==> job 6730: inputs <==
## microP
module microP(
    input clk,
    input reset,
    output [7:0] imem_addr,
    input [16:0] imem_data,
    output [7:0] dmem_addr,
    output [7:0] dmem_wdata,
    output dmem_we,
    input [7:0] dmem_rdata,
    input [7:0] data_in,
    output out_we,
    output [7:0] data_out_col,
    output [7:0] data_out_addr
    );
reg [7:0] PC;
wire [7:0] PC_1 = PC + 8'd1;
assign imem_addr = PC;
reg [16:0] IR;
reg [7:0] PC_1_d;
wire RW_d, PS_d, MW_d, MA_d, MB_d, CS_d, OW_d, IE_d;
wire [2:0] DA_d, AA_d, BA_d, SH_d;
wire [1:0] MD_d, BS_d;
wire [3:0] FS_d;
instruction_decoder DEC(
    .instruction(IR),
    .RW(RW_d), .DA(DA_d), .MD(MD_d), .BS(BS_d), .PS(PS_d), .MW(MW_d),
    .FS(FS_d), .MA(MA_d), .MB(MB_d), .AA(AA_d), .BA(BA_d), .CS(CS_d),
    .SH(SH_d), .output_write_enable(OW_d), .input_enable(IE_d)
    );
wire [7:0] a_data, b_data, reg_d;
wire RW_w;
wire [2:0] DA_w;
register REGFILE(
    .clk(clk), .addr_a(AA_d), .addr_b(BA_d), .addr_d(DA_w),
    .data_in(reg_d), .wr_en(RW_w), .data_a(a_data), .data_b(b_data)
    );
wire [7:0] const_out, bus_a_d, bus_b_d;
constant_unit CONST(.IM(IR[5:0]), .CS(CS_d), .CU_out(const_out));
mux_a MUXA(.PC(PC_1_d), .a_data(a_data), .A(bus_a_d), .MA(MA_d));
mux_b MUXB(.MB(MB_d), .constantunit_out(const_out), .register_b(b_data), .mux_b_out(bus_b_d));
reg RW_e, PS_e, MW_e, OW_e, IE_e;
reg [2:0] DA_e, SH_e;
reg [1:0] MD_e, BS_e;
reg [3:0] FS_e;
reg [7:0] BUS_A, BUS_B, PC_2;
wire DHS;
datahazard HAZ(.AA(AA_d), .BA(BA_d), .DA(DA_e), .RW(RW_e), .MA(MA_d), .MB(MB_d), .DHS(DHS));
wire [7:0] F, Y;
wire C, N, V, Z;
alu ALU(.A(BUS_A), .B(BUS_B), .FS(FS_e), .sh(SH_e), .F(F), .C(C), .N(N), .V(V), .Z(Z), .Y(Y));
wire [7:0] BrA;
adder BRADD(.PC(PC_2), .B(BUS_B), .BrA(BrA));
wire [1:0] BS_out;
initlogic BRLOGIC(.BS(BS_e), .PS(PS_e), .z(Z), .BS_out(BS_out));
wire B_D;   
branchpred BRDET(.BS(BS_out), .B_D(B_D));
wire [7:0] next_pc;
  ...
make LEC_CHECK=0 ABC_AREA=0 CAP_MARGIN=20 CELL_PAD_IN_SITES_DETAIL_PLACEMENT=2 CORE_ASPECT_RATIO=1.52 CORE_MARGIN=9 CORE_UTILIZATION=40 CTS_CLUSTER_DIAMETER=23 CTS_CLUSTER_SIZE=35 GPL_ROUTABILITY_DRIVEN=0 MAX_ROUTING_LAYER=met4 PLACE_DENSITY=0.6 SETUP_SLACK_MARGIN=0.35 SLEW_MARGIN=5 TNS_END_PERCENT=45 finish   # period 3.36 ns
run.sh (not shown) runs the stock make flow with config.mk's settings and CLKGATE_MAP_FILE=.
==> job 5077: changes against job 6730 <==
==> flow/config.mk (replaced) <==
export PLATFORM = sky130hd
export DESIGN_NAME = microP
export DESIGN_NICKNAME = microP
export VERILOG_FILES = /design/flow/design.v
export SDC_FILE = /design/flow/constraint.sdc
export NUM_CORES = 4
export LEC_CHECK = 0
export CAP_MARGIN = 20
export CELL_PAD_IN_SITES_DETAIL_PLACEMENT = 2
export CORE_MARGIN = 2
export CORE_UTILIZATION = 40
export MAX_ROUTING_LAYER = met4
export PLACE_DENSITY = 0.6
export SLEW_MARGIN = 20
==> flow/constraint.sdc (replaced) <==
create_clock -name core_clock -period 5.0 [get_ports {clk}]
set_input_delay 1.0000 -clock core_clock [delete_from_list [all_inputs] [get_ports {clk}]]
set_output_delay 1.0000 -clock core_clock [all_outputs]
set_load 0.01 [all_outputs]
==> qor.rpt <==
==================================================================
Die Span Y ..........................................       209 um
Number of rows created at floorplan .................           69
Placement Setup Slack ...............................    -0.525 ns
Floorplan core density ..............................        40.9%
Part of the Yosys area used for sequential elements .        45.2%
Last stage the flow got to ..........................      5_1_grt
Total cell area at the placement stage ..............  11,700 um^2
Count of cells resized by post-cts repair ...........          177
Post-CTS Setup Repair Bufs ..........................           26
Outcome ............................................. stopped before the end
Final HPWL DP .......................................    33,800 um
==================================================================
That was job 6730.
==> qor.rpt <==
============================================================
Number of rows created at floorplan ...........           56
Average wire per cell in the routed design ....      28.2 um
Floorplan core density ........................        40.8%
Pwr dens ......................................  372 nW/um^2
Final HPWL DP .................................    26,400 um
Outcome ....................................... complete, no violations
Placement Setup Slack .........................     0.120 ns
Clock distribution power ......................      1680 uW
Total track usage .............................        31.7%
Most common flop cell mapped by yosys ......... sky130_fd_sc_hd__edfxtp_1
R2R cell count ................................            4
Number of register bits inferred by synthesis .          162
Seq power .....................................      1690 uW
Type of the worst min-delay path .............. flip-flop to flip-flop
Warnings from Yosys ...........................           11
============================================================
That was job 5077.
Power and IR drop assume default switching activity.
